==> flow/design.v (excerpt) <==
module top_module_d11(
    i_clk,
    i_reset,
    i_start,
    i_load,
    i_enc_dec,
    i_pt1,
    i_pt2,
    i_key1,
    i_key2,
    i_r,
    o_ct1,
    o_ct2,
    o_done
);
For scale: ~5900 cells after synthesis, roughly 910 flip-flops, ~710 I/O pins, roughly 58000 µm² of cells after synthesis.
clock: 4.24 ns
lec_check: 0
abc_area: 0
cap_margin: 0
cell_pad_in_sites_global_placement: 0
core_aspect_ratio: 0.71
core_margin: 2
core_utilization: 68
cts_cluster_diameter: 364
hold_slack_margin: 0.01
setup_slack_margin: -0.22
slew_margin: 25
tns_end_percent: 5
run.sh (not shown) runs the stock make flow with config.mk's settings and CLKGATE_MAP_FILE=.
The starting point completed and failed the layout checks on negative setup slack.
Change:
ABC_AREA = unset   (was 0)
CELL_PAD_IN_SITES_GLOBAL_PLACEMENT = unset   (was 0)
CORE_ASPECT_RATIO = unset   (was 0.71)
CORE_UTILIZATION = 66   (was 68)
CTS_CLUSTER_DIAMETER = unset   (was 364)
HOLD_SLACK_MARGIN = unset   (was 0.01)
MAX_ROUTING_LAYER = met4   (was unset)
SETUP_SLACK_MARGIN = unset   (was -0.22)
SLEW_MARGIN = 20   (was 25)
TNS_END_PERCENT = unset   (was 5)
clock period = 4.04 ns   (was 4.24 ns; I/O delays follow)
Effect:
- This time the run never finished: it broke off in 5_1_grt
- die area rose by 2.9%
- synthesized cell count stays the same
- synthesized area does not change

* * *

top_module_d11 again, from the RTL that the note above started with.
clock: 4.24 ns
lec_check: 0
abc_area: 0
cap_margin: 25
cell_pad_in_sites_global_placement: 0
core_aspect_ratio: 0.71
core_margin: 2
core_utilization: 66
cts_cluster_diameter: 364
hold_slack_margin: 0.01
setup_slack_margin: -0.22
slew_margin: 25
The baseline completed, yet does not pass: setup timing.
Then changed:
==> flow/config.mk (replaced) <==
export PLATFORM = sky130hd
export DESIGN_NAME = top_module_d11
export DESIGN_NICKNAME = top_module_d11
export VERILOG_FILES = /design/flow/design.v
export SDC_FILE = /design/flow/constraint.sdc
export NUM_CORES = 4
export LEC_CHECK = 0
export CAP_MARGIN = 20
export CORE_MARGIN = 2
export CORE_UTILIZATION = 66
export MAX_ROUTING_LAYER = met4
export SETUP_SLACK_MARGIN = 1.14
export SLEW_MARGIN = 20
==> flow/constraint.sdc (replaced) <==
create_clock -name core_clock -period 3.97 [get_ports {i_clk}]
set_input_delay 0.7940 -clock core_clock [delete_from_list [all_inputs] [get_ports {i_clk}]]
set_output_delay 0.7940 -clock core_clock [all_outputs]
set_load 0.01 [all_outputs]
What happened:
- The new run never finished: it broke off in 5_1_grt
- area after synthesis is unchanged
- synthesized cell count is unchanged
- die size barely changes
Then changed:
--- a/flow/config.mk
+++ b/flow/config.mk
@@ -10,3 +10,2 @@
-export CORE_UTILIZATION = 66
-export MAX_ROUTING_LAYER = met4
-export SETUP_SLACK_MARGIN = 1.14
+export CORE_UTILIZATION = 71
+export PLACE_DENSITY = 0.65
==> flow/constraint.sdc (replaced) <==
create_clock -name core_clock -period 4.32 [get_ports {i_clk}]
set_input_delay 0.8640 -clock core_clock [delete_from_list [all_inputs] [get_ports {i_clk}]]
set_output_delay 0.8640 -clock core_clock [all_outputs]
set_load 0.01 [all_outputs]
The new run failed in 5_1_grt.
Area after synthesis stays the same.
Synthesized cell count is unchanged.
Die area went down by about 7%.
Then changed:
--- a/flow/config.mk
+++ b/flow/config.mk
@@ -10,2 +10,3 @@
-export CORE_UTILIZATION = 71
-export PLACE_DENSITY = 0.65
+export CORE_UTILIZATION = 67
+export CTS_CLUSTER_SIZE = 35
+export MAX_ROUTING_LAYER = met4
==> flow/constraint.sdc (replaced) <==
create_clock -name core_clock -period 4.04 [get_ports {i_clk}]
set_input_delay 0.8080 -clock core_clock [delete_from_list [all_inputs] [get_ports {i_clk}]]
set_output_delay 0.8080 -clock core_clock [all_outputs]
set_load 0.01 [all_outputs]
Effect:
- The changed run failed in 5_1_grt
- synthesized cell count does not change
- die size grows by 5.9%
- area after synthesis stays the same

--- another note on this design; it stands on its own ---

==> run Z: inputs <==
Design top_module_d11, start of the top module:
module top_module_d11(
    i_clk,
    i_reset,
    i_start,
    i_load,
    i_enc_dec,
    i_pt1,
    i_pt2,
    i_key1,
    i_key2,
    i_r,
    o_ct1,
    o_ct2,
    o_done
);
input  i_start;
input  i_clk;
input  i_reset;
input  i_enc_dec;
input  i_load;
input  [191 : 0] i_r;
input  [63 : 0] i_pt1;
input  [63 : 0] i_pt2;
input  [127 : 0] i_key1;
input  [127 : 0] i_key2;
output wire [63 : 0] o_ct1;
output wire [63 : 0] o_ct2;
output wire o_done;
parameter IDLE = 2'b0, ROUND_FW = 2'b10, ROUND_BW = 2'b11, HALT = 2'b01;
reg [3 : 0] rnd_cnt;
reg [3 : 0] rnd_next;
reg  subrnd_cnt;
reg  subrnd_next;
reg [1 : 0] state;
reg [1 : 0] next_state;
reg done_reg;
reg done_next;
reg sel1, sel2, sel3, sel4;
reg [3 : 0] rc_sel;
wire rk_sel;
wire [3 : 0] rc_in_xor;
reg enc_dec_reg;
reg enc_dec_next;
wire  [63:0] RCarray [15 : 0];
reg [63 : 0] RC_in;
assign  RCarray[0]  =  64'h0;
assign  RCarray[1]  =  64'h0;
assign  RCarray[2]  =  64'h0;
assign  RCarray[3]  =  64'h13198a2e03707344;
assign  RCarray[4]  =  64'ha4093822299f31d0;
  ...
clock: 2.4 ns
lec_check: 0
abc_area: 0
cap_margin: 25
cell_pad_in_sites_global_placement: 3
core_aspect_ratio: 1.46
core_margin: 2
core_utilization: 72
cts_cluster_diameter: 134
cts_cluster_size: 14
hold_slack_margin: 0.01
place_density_lb_addon: 0.0
slew_margin: 25
run.sh (not shown) runs the stock make flow with config.mk's settings and CLKGATE_MAP_FILE=.
==> run P (differences from run Z) <==
- ABC_AREA: 0 -> unset
- CAP_MARGIN: 25 -> 20
- CELL_PAD_IN_SITES_GLOBAL_PLACEMENT: 3 -> unset
- CORE_ASPECT_RATIO: 1.46 -> unset
- CORE_UTILIZATION: 72 -> 70
- CTS_CLUSTER_DIAMETER: 134 -> unset
- CTS_CLUSTER_SIZE: 14 -> 37
- HOLD_SLACK_MARGIN: 0.01 -> unset
- PLACE_DENSITY_LB_ADDON: 0.0 -> unset
- SLEW_MARGIN: 25 -> 20
==> flow/constraint.sdc (replaced) <==
create_clock -name core_clock -period 4.75 [get_ports {i_clk}]
set_input_delay 0.9500 -clock core_clock [delete_from_list [all_inputs] [get_ports {i_clk}]]
set_output_delay 0.9500 -clock core_clock [all_outputs]
set_load 0.01 [all_outputs]
==> run X (differences from run Z) <==
- ABC_AREA: 0 -> 1
- CORE_MARGIN: 2 -> 8
- CORE_UTILIZATION: 72 -> 30
- CTS_CLUSTER_SIZE: 14 -> unset
- PLACE_DENSITY: unset -> 0.95
- PLACE_DENSITY_LB_ADDON: 0.0 -> unset
- TNS_END_PERCENT: unset -> 5
==> flow/constraint.sdc (replaced) <==
create_clock -name core_clock -period 3.51 [get_ports {i_clk}]
set_input_delay 0.7020 -clock core_clock [delete_from_list [all_inputs] [get_ports {i_clk}]]
set_output_delay 0.7020 -clock core_clock [all_outputs]
set_load 0.01 [all_outputs]
==> comparison <==
- Run Z did not get past global placement without I/O (3_1_place_gp_skip_io). Run P finished but failed the layout checks on negative setup slack. Run X completed, yet does not pass: negative setup slack.
- In run Z the synthesized cell count is smaller than in run X, by 25%.
- Worst hold slack: run X is lower than run P (33 ps).
- In sequential cell count, run P and run X do not differ.
- Between run X and run P, the lower critical path depth is in run P (gap 5).
- Against run P, the sequential share of layout area of run X is lower by 5.6 points.
- Against run P, the via count of run X is larger by 16%.
- Against run P, the utilization of run X is lower by 43 points.
- Of run X and run P, run P has the higher worst setup slack (gap 710 ps).
- Between run P and run X, the lower routed wire length is in run P (gap about 21%, measured against run X).
- In run X the final cell count is higher than in run P, by about 60%.
